old:
==> flow/design.v <==
module adc_interface (
    input wire clk,
    input wire rst_n,
    input wire [11:0] adc_data,
    input wire adc_valid,
    output reg [11:0] voltage_fb,
    output reg data_ready
);
    always @(posedge clk or negedge rst_n) begin
        if (!rst_n) begin
            voltage_fb <= 12'd0;
            data_ready <= 1'b0;
        end else begin
            if (adc_valid) begin
                voltage_fb <= adc_data;
                data_ready <= 1'b1;
            end else begin
                data_ready <= 1'b0;
            end
        end
    end
endmodule
module pid_controller #(
    parameter DATA_WIDTH = 12,
    parameter KP = 16'd100,
    parameter KI = 16'd10,
    parameter KD = 16'd5,
    parameter SETPOINT = 12'd2048
)(
    input wire clk,
    input wire rst_n,
    input wire [DATA_WIDTH-1:0] feedback,
    input wire fb_valid,
    output reg [9:0] control_out,
    output reg out_valid
);
    reg signed [DATA_WIDTH:0] error;
    reg signed [DATA_WIDTH:0] prev_error;
    reg signed [31:0] integral;
    reg signed [DATA_WIDTH:0] derivative;
    reg signed [31:0] p_term, i_term, d_term;
    reg signed [31:0] pid_sum;
    always @(posedge clk or negedge rst_n) begin
        if (!rst_n) begin
            error <= 0;
            prev_error <= 0;
            integral <= 0;
            derivative <= 0;
            p_term <= 0;
            i_term <= 0;
            d_term <= 0;
            pid_sum <= 0;
            control_out <= 10'd512;
            out_valid <= 1'b0;
        end else if (fb_valid) begin
            error <= SETPOINT - feedback;
            prev_error <= error;
            if (integral + error > 32'sd100000)
                integral <= 32'sd100000;
            else if (integral + error < -32'sd100000)
                integral <= -32'sd100000;
            else
                integral <= integral + error;
            derivative <= error - prev_error;
            p_term <= ($signed({16'd0, KP}) * error) >>> 8;
            i_term <= ($signed({16'd0, KI}) * integral) >>> 16;
            d_term <= ($signed({16'd0, KD}) * derivative) >>> 8;
            pid_sum <= p_term + i_term + d_term + 32'sd512;
            if (pid_sum > 32'sd1023)
                control_out <= 10'd1023;
            else if (pid_sum < 32'sd0)
                control_out <= 10'd0;
            else
                control_out <= pid_sum[9:0];
            out_valid <= 1'b1;
        end else begin
            out_valid <= 1'b0;
        end
    end
endmodule
module pwm_generator #(
    parameter CLK_FREQ = 100_000_000,
    parameter PWM_FREQ = 100_000,
    parameter PWM_RESOLUTION = 10
)(
    input wire clk,
    input wire rst_n,
    input wire [PWM_RESOLUTION-1:0] duty_cycle,
    output reg pwm_out
);
    localparam COUNTER_MAX = CLK_FREQ / PWM_FREQ;
    reg [$clog2(COUNTER_MAX)-1:0] counter;
    reg [PWM_RESOLUTION-1:0] duty_reg;
    reg [PWM_RESOLUTION-1:0] compare_val;
    always @(posedge clk or negedge rst_n) begin
        if (!rst_n) begin
            counter <= 0;
            duty_reg <= 0;
            compare_val <= 0;
            pwm_out <= 1'b0;
        end else begin
            if (counter < COUNTER_MAX - 1) begin
                counter <= counter + 1;
            end else begin
                counter <= 0;
                duty_reg <= duty_cycle;
            end
            compare_val <= (duty_reg * COUNTER_MAX) >> PWM_RESOLUTION;
            pwm_out <= (counter < compare_val) ? 1'b1 : 1'b0;
        end
    end
endmodule
module buck_converter_top #(
    parameter CLK_FREQ = 100_000_000,
    parameter PWM_FREQ = 100_000,
    parameter V_REF = 12'd2048,
    parameter KP = 16'd100,
    parameter KI = 16'd10,
    parameter KD = 16'd5
)(
    input wire clk,
    input wire rst_n,
    input wire [11:0] adc_data,
    input wire adc_valid,
    output wire pwm_out,
    output wire [11:0] voltage_monitor,
    output wire [9:0] duty_cycle_monitor
);
    wire [11:0] voltage_fb;
    wire adc_ready;
    wire [9:0] duty_cycle;
    wire pid_valid;
    adc_interface adc_if (
        .clk(clk),
        .rst_n(rst_n),
        .adc_data(adc_data),
        .adc_valid(adc_valid),
        .voltage_fb(voltage_fb),
        .data_ready(adc_ready)
    );
    pid_controller #(
        .DATA_WIDTH(12),
        .KP(KP),
        .KI(KI),
        .KD(KD),
        .SETPOINT(V_REF)
    ) pid_ctrl (
        .clk(clk),
        .rst_n(rst_n),
        .feedback(voltage_fb),
        .fb_valid(adc_ready),
        .control_out(duty_cycle),
        .out_valid(pid_valid)
    );
    pwm_generator #(
        .CLK_FREQ(CLK_FREQ),
        .PWM_FREQ(PWM_FREQ),
        .PWM_RESOLUTION(10)
    ) pwm_gen (
        .clk(clk),
        .rst_n(rst_n),
        .duty_cycle(duty_cycle),
        .pwm_out(pwm_out)
    );
    assign voltage_monitor = voltage_fb;
    assign duty_cycle_monitor = duty_cycle;
endmodule
clock: 6.04 ns
lec_check: 0
cap_margin: 20
cell_pad_in_sites_detail_placement: 2
core_margin: 2
core_utilization: 22
cts_cluster_size: 28
gpl_timing_driven: 0
max_routing_layer: met4
setup_slack_margin: 0.22
slew_margin: 20
run.sh (not shown) runs the stock make flow with config.mk's settings and CLKGATE_MAP_FILE=.
#### Input delta (new over old)
diff --git a/flow/config.mk b/flow/config.mk
--- a/flow/config.mk
+++ b/flow/config.mk
@@ -9 +8,0 @@
-export CELL_PAD_IN_SITES_DETAIL_PLACEMENT = 2
@@ -11,3 +10,2 @@
-export CORE_UTILIZATION = 22
-export CTS_CLUSTER_SIZE = 28
-export GPL_TIMING_DRIVEN = 0
+export CORE_UTILIZATION = 40
+export GPL_ROUTABILITY_DRIVEN = 0
@@ -15 +12,0 @@
-export SETUP_SLACK_MARGIN = 0.22
==> flow/constraint.sdc <==
create_clock -name core_clock -period 10.0 [get_ports {clk}]
set_input_delay 2.0000 -clock core_clock [delete_from_list [all_inputs] [get_ports {clk}]]
set_output_delay 2.0000 -clock core_clock [all_outputs]
set_load 0.01 [all_outputs]
## What came out
Run comparison: new end point of the critical path pid_ctrl.integral[5]; old end point of the critical path pid_ctrl.integral[23]. From old to new the numbers moved as follows: final core area utilization rose by 19 points. new has routed wire length below what old had. Going from old to new, final worst setup slack rose by 4.63 ns; post-layout instance area fell by 770 um^2; area after synthesis stayed essentially flat; non-filler instance count after layout fell by about 18%; time the worst path needs with I/O delays and setup fell by 0.67 ns. Of old and new, the run reporting the higher first-pass GRT wire length was old. Between old and new, global-route met2 utilization is higher for old, new comes in under that. Maximum frequency in new is 26 MHz higher than in old.


RTL: the design.v shown in full above, as it stands there.
clock: 2.94 ns
lec_check: 0
abc_area: 1
cap_margin: 20
cell_pad_in_sites_detail_placement: 0
cell_pad_in_sites_global_placement: 0
core_margin: 10
core_utilization: 61
cts_cluster_diameter: 218
cts_cluster_size: 98
gpl_routability_driven: 0
gpl_timing_driven: 0
max_routing_layer: met5
place_density: 0.42
setup_slack_margin: -0.29
slew_margin: 25
tns_end_percent: 35
The starting point completed and failed the layout checks on setup timing.
Next try:
Settings changed: ABC_AREA 1 to unset, CORE_UTILIZATION 61 to 33, CTS_CLUSTER_DIAMETER 218 to 56, CTS_CLUSTER_SIZE 98 to unset, GPL_ROUTABILITY_DRIVEN 0 to 1, GPL_TIMING_DRIVEN 0 to 1, PLACE_DENSITY 0.42 to unset, SETUP_SLACK_MARGIN -0.29 to 0.25, SLEW_MARGIN 25 to 40, TNS_END_PERCENT 35 to unset.
What happened: The new run ran to the end with violations: setup timing; critical path depth stays the same; register-to-register slack gets worse by 0.12 ns; clock skew is about the same; final area came out higher by 6.7%.
Next try:
Settings changed: CORE_UTILIZATION 33 to 36, GPL_TIMING_DRIVEN 1 to 0, PLACE_DENSITY_LB_ADDON set to 0.2, SLEW_MARGIN 40 to 25, TNS_END_PERCENT set to 35.
Result: The new run produced a layout that fails on setup timing. Cell area went down by roughly a tenth. Via count decreases by a little under a tenth. Worst setup slack loses 0.053 ns. Non-clock buffer count is lower by 293. Clock-buffer cell count decreases by 2. Maximum frequency is lower slightly. Utilization came out lower by 2.3 points. Routed wire length goes up by a few percent. Sequential share of layout area is higher by 3.4 points.
Next try:
Settings changed: CELL_PAD_IN_SITES_DETAIL_PLACEMENT 0 to 2, CORE_UTILIZATION 36 to 23, GPL_TIMING_DRIVEN 0 to 1, PLACE_DENSITY set to 0.85, PLACE_DENSITY_LB_ADDON 0.2 to unset, TNS_END_PERCENT 35 to unset.
The new run finished but fails on capacitance limit, slew limit, setup timing.
Maximum frequency goes down by 41%.
Via count increases by 78%.
First-iteration DRC count increases to 7.4 times its value.
Clock-buffer cell count drops by 3.
Routed wire length is higher to 4.4 times its value.
Next try:
Settings changed: CELL_PAD_IN_SITES_DETAIL_PLACEMENT 2 to 0, CORE_MARGIN 10 to 2, CORE_UTILIZATION 23 to 72, PLACE_DENSITY 0.85 to 0.67, SETUP_SLACK_MARGIN 0.25 to unset.
Clock period 2.94 ns to 3.6 ns, I/O delays scaled along.
What happened:
- This time the run aborted during global routing (5_1_grt), error GRT-0232
- synthesized area does not change
- synthesized cell count stays the same
- die size decreases by 71%


## lane 1
// buck_converter_top: RTL as listed in full above, without the edits since
clock: 10.0 ns
lec_check: 0
cap_margin: 20
core_margin: 2
core_utilization: 40
cts_cluster_diameter: 224
cts_cluster_size: 98
place_density: 0.35
slew_margin: 20
tns_end_percent: 10
Here is what was changed in the inputs of lane 2 compared with lane 1.
Settings: TNS_END_PERCENT now 15, was 10; CTS_CLUSTER_DIAMETER now 367, was 224; PLACE_DENSITY no longer set, was 0.35.
## What came out
Global-route usage over all layers down 3.1 points in lane 2 wrt lane 1
Per the comparison of lane 2 with lane 1, post-route worst hold slack held steady.
In summary, lane 2 completed successfully, with a layout that passed the timing, design-rule and antenna checks.
On fraction of standard cell area that is sequential, lane 2 tracks lane 1 almost exactly.
Looking at lane 1 and lane 2, the final instance area is a wash.
> inputs changed (lane 2 -> lane 3)
Settings: removing TNS_END_PERCENT (formerly 15); removing CTS_CLUSTER_DIAMETER (formerly 367); removing CTS_CLUSTER_SIZE (formerly 98).
--- outcome ---
- Per the comparison of lane 3 with lane 2, number of H-tree levels about even, sequential cell area fraction in the yosys report about even, deepest clock path buffer count about even, async set-or-reset flop fraction in the synthesized netlist about even, hold-critical path depth about even.
## Diff of input files: lane 4 against lane 3
Settings: SLEW_MARGIN: 20 -> 5; MIN_ROUTING_LAYER: unset -> met2; PLACE_DENSITY_LB_ADDON: unset -> 0.1; CTS_CLUSTER_DIAMETER: unset -> 335; CELL_PAD_IN_SITES_GLOBAL_PLACEMENT: unset -> 3; CAP_MARGIN: 20 -> 5; GPL_ROUTABILITY_DRIVEN: unset -> 0; ABC_AREA: unset -> 1.
==> comparison <==
- [compare] base=lane 3 new=lane 4: overall die width increased 6.8 um; number of standard cells reported by yosys went up by 36%.
- Lane 4 completed every stage of the flow, and the final layout passed the timing, design-rule and antenna checks.
- Lane 3 → lane 4: setup slack went up 0.23 ns.
- Diff lane 3 -> lane 4 | top achievable clock speed | increase of 0.011 GHz
- Multi-input logic cell count: lower on lane 3
- Looking at portion of netlist area occupied by mux cells, lane 4 sits below lane 3.
- Where global-route wire length before repair is concerned, lane 3 is better than lane 4.
What lane 5 does differently from lane 4 at the input level:
Settings: swapping 5 for 25 in SLEW_MARGIN; putting HOLD_SLACK_MARGIN at -0.05 where nothing was set; clearing PLACE_DENSITY_LB_ADDON, which used to be 0.1; putting CELL_PAD_IN_SITES_DETAIL_PLACEMENT at 2 where nothing was set; putting CTS_CLUSTER_SIZE at 66 where nothing was set; putting TNS_END_PERCENT at 10 where nothing was set; swapping 335 for 390 in CTS_CLUSTER_DIAMETER; clearing ABC_AREA, which used to be 1; putting MAX_ROUTING_LAYER at met4 where nothing was set; clearing MIN_ROUTING_LAYER, which used to be met2.
Synthesis-to-finish area growth for lane 5 is higher than for lane 4. The final-layout clock buffer total on lane 4 is in line with that on lane 5. Lane 5 — period utilization 3.1 points higher, lane 4 as reference. Lane 5: buffer-and-inverter tally for the worst setup path is 1 lower than what lane 4 reported. Lane 4 → lane 5: worst hold slack went up; gate count after technology mapping lost 596. Total wire length after detailed routing in lane 5 is about 4.6% below lane 4. On lane 5: number of standard cells reported by yosys is 27% lower than what lane 4 gave.
